JK:
==> flow/design.v <==
`timescale 1ns/1ns
module adder_1(input[11:0] a ,output[11:0] out);
	wire[11:0] b = 12'b000000000001;
	assign out = a + b;
endmodule
module adder(input[11:0] a , b , output[11:0] out);
	assign out = a + b ;
endmodule
`timescale 1ns/1ns
module alu(input[2:0] fun , input[7:0] a,b ,input cin , output logic[7:0] out , output logic zero,cout);
	always @(fun,a,b,cin)begin
    cout = 1'b0;
    case(fun)
      3'b000 : {cout,out} = a + b ;
      3'b001 : {cout,out} = a + b + cin;
      3'b010 : {cout,out} = a - b;
		  3'b011 : {cout,out} = a - b + cin;
		  3'b100 : out = a & b;
		  3'b101 : out = a | b;
		  3'b110 : out = a ^ b;
		  3'b111 : out = ~(a & b);
    endcase
	end
  assign zero = (out == 8'b0) ? 1 : 0;
endmodule
module controller(input[5:0] code,input ze,c,rst,output reg pop,push,memorywrite,memoryread,writeReg,selRR2,selALU2,selpc,ldz,ldc,selz,selc,output reg [1:0] selWD,selRet,output reg [2:0]ALUfn);
  always @(ze,c,code,rst)begin
    pop <= 1'b0;
    push <= 1'b0;
    memorywrite <= 1'b0;
    memoryread <= 1'b0;
    writeReg<= 1'b0;
    selRR2<= 1'b0;
    selALU2<= 1'b0;
    selRet<= 2'b00;
    selpc<= 1'b0;
    ldz<= 1'b0;
    ldc<= 1'b0;
    selz <= 1'b0;
    selc <= 1'b0;
    selWD<= 2'b00;
    ALUfn <= 3'b000;
    if (~rst)begin
    if (code[5:4] == 2'b00) begin
      ALUfn <= code[3:1];
      ldz <= 1'b1;
      ldc <= 1'b1;
      selALU2 <= 1'b1;
      writeReg <= 1'b1;
    end
    if (code [5:4] == 2'b01) begin
      ALUfn <= code[3:1];
      ldz <= 1'b1;
      ldc <= 1'b1;
      writeReg <= 1'b1;
    end
    if (code[5:3] == 3'b110) begin
      selz <= 1'b1;
      selc <= 1'b1;
      ldz <= 1'b1;
      ldc <= 1'b1;
      selWD <= 2'b10;
      writeReg <= 1'b1;
    end
    if (code[5:3] == 3'b100) begin
      selRR2 <= 1'b1;
      ALUfn <= 3'b000;
      if (code [2:1] == 2'b00) begin
        memoryread <= 1'b1;
        selWD<= 2'b01;
        writeReg <= 1'b1;
      end
      if (code [2:1] == 2'b01)begin
        memorywrite<= 1'b1;
      end
    end
    if (code[5:3] == 3'b101) begin
      case(code[2:1])
        2'b00 : selpc <= ze?1:0;
        2'b01 : selpc <= ze?0:1;
        2'b10 : selpc <= c?1:0;
        2'b11 : selpc <= c?0:1;
      endcase
    end
    if (code[5:2] == 4'b1110)begin
      selRet <= 2'b10;
      selpc <= 1'b1;
      if (code[1] == 1'b1)
        push <= 1'b1;
    end
    if (code[5:0] == 6'b111100) begin
      pop <= 1'b1;
      selRet <=2'b01;
    end
    end
  end
endmodule
`timescale 1ns / 1ns
module signExtender(extend, extended );
	input[7:0] extend;
	output[11:0] extended;
	assign extended[7:0] = extend[7:0];
	assign extended[11:8] = {4{extend[7]}};
endmodule
module ff(input in,ld,clk,rst,output logic out);
  always@(posedge clk,posedge rst) begin
    if(rst)
      out <= 1'b0;
    else if(ld)
      out <= in;
  end
endmodule
`timescale 1ns/1ns
module mux2_12(input[11:0] a , b ,input sel , output[11:0] out);
	assign out = (sel) ? b : a ;
endmodule
module mux2_8(input[7:0] a , b , input sel , output[7:0] out);
	assign out = (sel) ? b : a ;
endmodule
module mux2_3(input[2:0] a , b , input sel , output[2:0] out);
	assign out = (sel) ? b : a ;
endmodule
module mux2_1(input a , b , input sel , output out);
	assign out = (sel) ? b : a ;
endmodule
module mux3(input[7:0] a , b , c,input[1:0] sel,output[7:0] out);
  assign out = (sel == 2'b00)?a:(sel == 2'b01)? b:c;
endmodule
module mux3_12(input[11:0] a , b , c,input[1:0] sel,output[11:0] out);
  assign out = (sel == 2'b00)?a:(sel == 2'b01)? b:c;
endmodule
module pc(input[11:0] in,input clk,rst,output logic[11:0] pc);
  always@(posedge clk,posedge rst)begin
    if (rst)
      pc <= 12'b0;
    else
      pc <= in;
  end
endmodule
module registerFile(input[2:0] RR1,RR2,WR,input[7:0] WD,input W,clk,rst,output logic [7:0] RD1,RD2);
  logic[7:0][7:0] registers;
  assign RD1 = registers[RR1];
  assign RD2 = registers[RR2];
  always @(posedge clk,posedge rst)begin
    if (rst)
      registers <= '0;
    else if (W)
      registers[WR] <= WD;
  end
endmodule
`timescale 1ns/1ns
module shiftReg(input[7:0] Data,input[2:0]sc,input[1:0]fn,output logic[7:0] out,output logic c,z);
  logic [15:0] rotl, rotr;
  assign rotl = {Data, Data} << sc;
  assign rotr = {Data, Data} >> sc;
  always@(*)begin
    c = 1'b0;
    case (fn)
      2'b00 : begin
        out = Data << sc;
        if (sc != 3'd0) c = Data[3'd0 - sc];
      end
      2'b01 : begin
        out = Data >> sc;
        if (sc != 3'd0) c = Data[sc - 3'd1];
      end
      2'b10 : out = rotl[15:8];
      default : out = rotr[7:0];
    endcase
  end
  assign z = out?0:1;
endmodule
module stack(input[11:0] in,input push,pop,clk,rst,output logic[11:0] out);
  logic[7:0][11:0] memory;
  assign out = memory[0];
  always@(posedge clk,posedge rst)begin
    if (rst)
      memory <= '0;
    else begin
      if(pop)begin
        for (int i=1; i<8; i++)begin
          memory[i-1] <= memory[i];
        end
        memory[7] <= 12'b0;
      end
      else if (push)begin
        for (int i=0; i<7; i++)begin
          memory[7-i] <= memory[6-i];
        end
        memory[0] <= in;
      end
    end
  end
endmodule
module datapath(input pop,push,memorywrite,memoryread,writeReg,selRR2,selALU2,selpc,ldz,ldc,selz,selc,input [1:0] selWD,selRet,input  [2:0]ALUfn,input clk,rst, output ze,c,output [5:0] code,
                output [11:0] imem_addr, input [18:0] imem_data, output [7:0] dmem_addr, dmem_wdata, input [7:0] dmem_rdata);
  wire [11:0] pc_1 , ret;
  stack Stack(pc_1,push,pop,clk,rst,ret);
  wire[11:0] f_pc,next_pc;
  wire [18:0] ins;
  mux3_12 pc_ret(f_pc , ret , ins[11:0] , selRet ,next_pc);
  wire[11:0] pc;
  pc PC(next_pc ,clk,rst,pc);
  assign imem_addr = pc;
  assign ins = imem_data;
  wire [11:0]extended;
  signExtender Ex(ins[7:0], extended );
  adder_1 In(pc ,pc_1);
  wire[11:0] apc;
  adder Add(pc_1 , extended , apc);
  mux2_12 pc1_apc(pc_1 , apc , selpc , f_pc);
  wire [2:0] RR2;
  mux2_3 sel_RR2(ins[7:5] , ins[13:11] , selRR2, RR2);
  wire [7:0] Out,RD,ALUOut,WD;
  mux3 sel_WD( ALUOut,RD,Out, selWD,WD);
  wire[7:0] RD1,RD2;
  registerFile RF(ins[10:8],RR2,ins[13:11],WD,writeReg,clk,rst,RD1,RD2);
  wire[7:0] ALU2;
  mux2_8 sel_ALU2(ins[7:0] , RD2, selALU2,ALU2);
  wire zero,carry;
  alu Alu(ALUfn ,RD1,ALU2 ,c ,ALUOut ,zero,carry);
  wire shc,shz;
  shiftReg Shr(RD1,ins[7:5],ins[15:14],Out,shc,shz);
  wire ff1;
  mux2_1 sel_z(zero,shz,selz , ff1);
  ff ff_z(ff1,ldz,clk,rst,ze);
  wire ff2;
  mux2_1 sel_c(carry,shc,selc , ff2);
  ff ff_c(ff2,ldc,clk,rst,c);
  assign dmem_addr = ALUOut;
  assign dmem_wdata = RD2;
  assign RD = dmem_rdata;
  assign code = ins[18:13];
endmodule
`timescale 1ns/1ns
module CPU(input clk,rst,
           output [11:0] imem_addr, input [18:0] imem_data,
           output [7:0] dmem_addr, dmem_wdata, output dmem_we, dmem_re, input [7:0] dmem_rdata);
  wire pop,push,memorywrite,memoryread,writeReg,selRR2,selALU2,selpc,ldz,ldc,selz,selc;
  wire[1:0] selWD,selRet;
  wire[2:0] ALUfn;
  wire ze,c;
  wire[5:0] code;
  datapath dp(pop,push,memorywrite,memoryread,writeReg,selRR2,selALU2,selpc,ldz,ldc,selz,selc,selWD,selRet,ALUfn,clk,rst, ze,c,code,
              imem_addr, imem_data, dmem_addr, dmem_wdata, dmem_rdata);
  controller cl( code, ze,c,rst, pop,push,memorywrite,memoryread,writeReg,selRR2,selALU2,selpc,ldz,ldc,selz,selc,selWD,selRet,ALUfn);
  assign dmem_we = memorywrite;
  assign dmem_re = memoryread;
endmodule
==> flow/config.mk <==
export PLATFORM = sky130hd
export DESIGN_NAME = CPU
export DESIGN_NICKNAME = CPU
export VERILOG_FILES = /design/flow/design.v
export SDC_FILE = /design/flow/constraint.sdc
export NUM_CORES = 4
export LEC_CHECK = 0
export CAP_MARGIN = 10
export CELL_PAD_IN_SITES_DETAIL_PLACEMENT = 0
export CORE_ASPECT_RATIO = 0.99
export CORE_MARGIN = 2
export CORE_UTILIZATION = 72
export CTS_CLUSTER_DIAMETER = 231
export CTS_CLUSTER_SIZE = 46
export HOLD_SLACK_MARGIN = -0.09
export MIN_ROUTING_LAYER = met1
export PLACE_DENSITY = 0.66
export SETUP_SLACK_MARGIN = 0.51
export SLEW_MARGIN = 20
==> flow/constraint.sdc <==
create_clock -name core_clock -period 5.15 [get_ports {clk}]
set_input_delay 1.0300 -clock core_clock [delete_from_list [all_inputs] [get_ports {clk}]]
set_output_delay 1.0300 -clock core_clock [all_outputs]
set_load 0.01 [all_outputs]
run.sh (not shown) runs the stock make flow with config.mk's settings and CLKGATE_MAP_FILE=.
JK never completed, since it errored out during global routing.
Here is what was changed in the inputs of MS compared with JK.
- clearing CTS_CLUSTER_SIZE, which used to be 46
- swapping 72 for 40 in CORE_UTILIZATION
- clearing CTS_CLUSTER_DIAMETER, which used to be 231
- clearing CELL_PAD_IN_SITES_DETAIL_PLACEMENT, which used to be 0
- clearing MIN_ROUTING_LAYER, which used to be met1
- clearing PLACE_DENSITY, which used to be 0.66
- clearing SETUP_SLACK_MARGIN, which used to be 0.51
- swapping 10 for 20 in CAP_MARGIN
- clearing HOLD_SLACK_MARGIN, which used to be -0.09
- clearing CORE_ASPECT_RATIO, which used to be 0.99
- swapping 5.15 for 7.5 in the clock period (ns, I/O delays scaled along)
==> comparison <==
In MS, the die boundary width came out 45 um above the value in JK.
Looking at placed instance count across MS and JK, the one that comes out lower is JK.
Last weighted congestion value of the routability-driven placer (JK / MS): 1.09
For the placed instance area, MS came in 1.8% lower than JK did.
MS went all the way through synthesis, placement and routing and the layout is clean on timing, DRC and antenna.
Re count of standard-cell rows: MS is 17 up on JK.
The die used by MS is larger than the one used by JK.
Compared MS vs JK, and initial core utilization is down in MS.
What AL does differently from MS at the input level:
- setting SETUP_SLACK_MARGIN to 0.68 for the first time
- changing the clock period (ns, I/O delays scaled along) from 7.5 to 7.36
On wire length, MS and AL are neck and neck. AL ended up with a higher internal power of the cells than MS did. Summary: leakage component of the power, AL worse than MS. Compared with MS, AL instantiates a larger number of standard cells. Length of the first detailed-routing pass in iterations came out higher on AL than on MS. [compare] base=MS new=AL: area overhead of the layout relative to synthesis higher; worst setup slack lower; power dissipated by switching net loads higher; required time at the worst-slack endpoint lower; total power higher. AL ended up with imem_data[17] as its startpoint of the most critical setup path; MS ended up with imem_data[16]. Met2 wire length (lower): MS.
> inputs changed (AL -> TR)
- SETUP_SLACK_MARGIN: 0.68 -> -0.47
- CORE_UTILIZATION: 40 -> 66
- the clock period (ns, I/O delays scaled along): 7.36 -> 6.2
## What came out
- TR: flow complete, layout not clean; failing: setup timing
- AL → TR: half-perimeter wire length after placement up 1.9%, top fanout value on the critical path up 3.
- AL → TR: wire length on met3 saw an increase; register-to-register slack decreased by 1010 ps relative to the old numbers; sequential portion of the cell area rose by 0.76 points; met2 layer wire length in the routed design went up.
- Between TR and AL, it is TR whose combinational share of power is higher, by 0.2 points.
- For the growth of design area from synthesis to finish, TR came in 3.4 points lower than AL did.
- Compared with AL, TR shows final routed wirelength across all metal layers that has gone up by a few percent.
- On post-placement setup slack, AL beats TR.
Power figures rest on the tool's default switching activity, not on a simulated workload.
